Design conv_mac_unit, start of the top module:
module conv_mac_unit (
	input wire aclk,
	input wire aresetn,
	input wire aclken,
	input wire[1:0] calfmt,
	input wire[8*16-1:0] mac_in_ftm,
	input wire[8*16-1:0] mac_in_wgt,
	input wire mac_in_ftm_masked,
	input wire[1:0] mac_in_info_along,
	input wire mac_in_valid,
	output wire[7:0] mac_out_exp,
	output wire[39:0] mac_out_frac,
	output wire[1:0] mac_out_info_along,
	output wire mac_out_valid
);
==> flow/config.mk <==
export PLATFORM = sky130hd
export DESIGN_NAME = conv_mac_unit
export DESIGN_NICKNAME = conv_mac_unit
export VERILOG_FILES = /design/flow/design.v
export SDC_FILE = /design/flow/constraint.sdc
export NUM_CORES = 4
export LEC_CHECK = 0
export CAP_MARGIN = 40
export CORE_MARGIN = 2
export CORE_UTILIZATION = 72
export CTS_CLUSTER_SIZE = 25
export HOLD_SLACK_MARGIN = -0.09
export MAX_ROUTING_LAYER = met4
export SETUP_SLACK_MARGIN = 0.51
export SLEW_MARGIN = 10
export TNS_END_PERCENT = 60
==> flow/constraint.sdc <==
create_clock -name core_clock -period 3.88 [get_ports {aclk}]
set_input_delay 0.7760 -clock core_clock [delete_from_list [all_inputs] [get_ports {aclk}]]
set_output_delay 0.7760 -clock core_clock [all_outputs]
set_load 0.01 [all_outputs]
run.sh (not shown) runs the stock make flow with config.mk's settings and CLKGATE_MAP_FILE=.
The baseline failed in global routing (5_1_grt), error GRT-0232.
Then changed:
- CAP_MARGIN: 40 -> 20
- CTS_CLUSTER_SIZE: 25 -> default
- HOLD_SLACK_MARGIN: -0.09 -> default
- MAX_ROUTING_LAYER: met4 -> default
- PLACE_DENSITY: default -> 0.64
- SETUP_SLACK_MARGIN: 0.51 -> default
- SLEW_MARGIN: 10 -> 20
- TNS_END_PERCENT: 60 -> default
- clock period: 3.88 -> 6.62 ns (I/O delays scaled with it)
- Now the flow completed without violations
- die area is unchanged
- synthesized area is unchanged
- synthesized cell count does not change
Then changed:
- CORE_UTILIZATION: 72 -> 57
- PLACE_DENSITY: 0.64 -> default
- clock period: 6.62 -> 4.27 ns (I/O delays scaled with it)
With this change the flow produced a layout that fails on negative setup slack.
Clock-buffer cell count rises by 7.
Area after synthesis is unchanged.
Global-route usage falls by 6.5 points.
Cell count rises by 13%.
Routed wire length rises by 6.1%.
Worst setup slack got worse by 2.1 ns.
First-iteration DRC count falls by 25%.
Core utilization falls by 9.1 points.
Fmax rises by 3.3%.
Clock skew hardly moves.
Design area rises by 12%.
Then changed:
- CORE_UTILIZATION: 57 -> 66
- clock period: 4.27 -> 5.88 ns (I/O delays scaled with it)
After rerunning:
- The new run finished with negative setup slack left
- synthesized cell count is unchanged
- global-route usage rose by 4.3 points
- synthesized area is unchanged
- setup slack gets better by 1.5 ns
- register-to-register slack gets better by 1.5 ns
- utilization rose by 8.0 points
- via count is about the same
- design area fell by 4.0%
- cell count fell by 5.5%

========
conv_mac_unit again, from the RTL that the note above started with.
clock: 10.1 ns
lec_check: 0
abc_area: 1
cap_margin: 20
cell_pad_in_sites_global_placement: 3
core_margin: 10
core_utilization: 61
cts_cluster_diameter: 146
max_routing_layer: met5
min_routing_layer: met2
slew_margin: 20
The first run failed in global placement without I/O (3_1_place_gp_skip_io).
Rerun with:
- ABC_AREA: 1 -> unset
- CELL_PAD_IN_SITES_GLOBAL_PLACEMENT: 3 -> unset
- CORE_MARGIN: 10 -> 2
- CORE_UTILIZATION: 61 -> 65
- CTS_CLUSTER_DIAMETER: 146 -> unset
- MAX_ROUTING_LAYER: met5 -> unset
- MIN_ROUTING_LAYER: met2 -> unset
- clock period: 10.1 -> 3.99 ns (I/O delays scaled with it)
Outcome: Now the flow completed and failed the layout checks on negative setup slack; die area decreases by about 15%; synthesized cell count drops by about 18%; synthesized area is lower by about 4.4%.

========
== run 1 ==
Starting RTL as in the previous note.
Settings: LEC_CHECK=0, CAP_MARGIN=30, CORE_ASPECT_RATIO=0.71, CORE_MARGIN=2, CORE_UTILIZATION=72, CTS_CLUSTER_SIZE=43, GPL_ROUTABILITY_DRIVEN=1, PLACE_DENSITY=0.65, SETUP_SLACK_MARGIN=-0.35, SLEW_MARGIN=20; clock period 5.63 ns.
Every stage of run 1 finished as expected; the final checks, on the other hand, flagged negative setup slack, which means the layout fails.
[inputs] run 2 vs run 1
- a deleted SETUP_SLACK_MARGIN that had been -0.35
- a deleted CORE_ASPECT_RATIO that had been 0.71
- a deleted GPL_ROUTABILITY_DRIVEN that had been 1
- a change of CAP_MARGIN from 30 to 20
- a change of CORE_UTILIZATION from 72 to 67
- a deleted PLACE_DENSITY that had been 0.65
- a deleted CTS_CLUSTER_SIZE that had been 43
- a change of the clock period (ns, I/O delays scaled along) from 5.63 to 4.71
Findings:
Finished, but not clean: run 2, with negative setup slack.
In the final design statistics, run 2 uses more standard cells in total than run 1.
Number of buffers inserted by hold repair at cts: run 2 vs run 1 identical
Run 2 vs. run 1: tally of filler cells in the layout climbed 1243; worst setup slack shows a reduction of 1.10 ns.
Here is what was changed in the inputs of run 3 compared with run 2.
- swapping 67 for 58 in CORE_UTILIZATION
- swapping 4.71 for 7.55 in the clock period (ns, I/O delays scaled along)
[summary]
- Summary of run 2 and run 3: one run falls short of a clean finish, namely run 2.
- Although run 2 finished all stages, its layout failed final checks on negative setup slack.
- Run 3 against run 2: utilization shows a reduction of 19 points; fraction of the core area occupied by cells at floorplan decreased by 9.0 points relative to the old numbers.
- Going from run 2 to run 3, via count of the first global-routing pass lost 13%.
- Between run 3 and run 2, it is run 3 whose final net count is lower, by 2077.
- Fmax | run 3 vs run 2 | run 3 slower
- Global-route usage over all layers down 8.0 points in run 3 wrt run 2
- Run 3 ends up with higher biggest cell delay along the critical path than run 2 does.
- Run 3 vs. run 2: least setup slack across all paths after layout now larger, via count dropped 18300.
Inputs modified between run 3 and run 4:
- CORE_UTILIZATION changed from 58 to 68
- PLACE_DENSITY newly set to 0.42
- the clock period (ns, I/O delays scaled along) changed from 7.55 to 6.94
Notes after the runs:
- Run 3 | status: complete | timing, DRC, antenna: pass
- Looking at the reports, run 4 completed the entire flow and the layout it produced met the timing, design-rule and antenna checks.
- Going from run 3 to run 4, count of antenna diodes in the layout climbed 8; fraction of standard cell area in multi-input logic dropped 0.59 points; transition time of the tightest slew-check pin climbed 0.059 ns; area growth from synthesis to final layout climbed 1.1 points.
For run 5, these inputs were changed with respect to run 4:
- changing CORE_UTILIZATION from 68 to 40
- removing PLACE_DENSITY (formerly 0.42)
- changing the clock period (ns, I/O delays scaled along) from 6.94 to 7.0
Results
Both conditions hold for run 5: the flow ran to the end and the final layout passed the timing, design-rule and antenna checks.
Net count reported at finish: run 5 vs run 4, no meaningful difference
Buffer count from post-CTS setup fixing (higher): run 4
Min number of buffers and inverters on the critical path across run 5 and run 4: run 5
The inputs of run 6 differ from those of run 5 as listed below.
- an added SETUP_SLACK_MARGIN of 0.93
- a change of the clock period (ns, I/O delays scaled along) from 7.0 to 6.84
==> comparison <==
In run 6 the clock tree buffer count of the final layout turned out 5 lower than in run 5. Run 6 against run 5: setup slack after layout shows an increase of 0.36 ns, critical-path maximum fanout shows a reduction of 5. Comparing final critical-path required period for run 6 and run 5, the bigger number came from run 5.
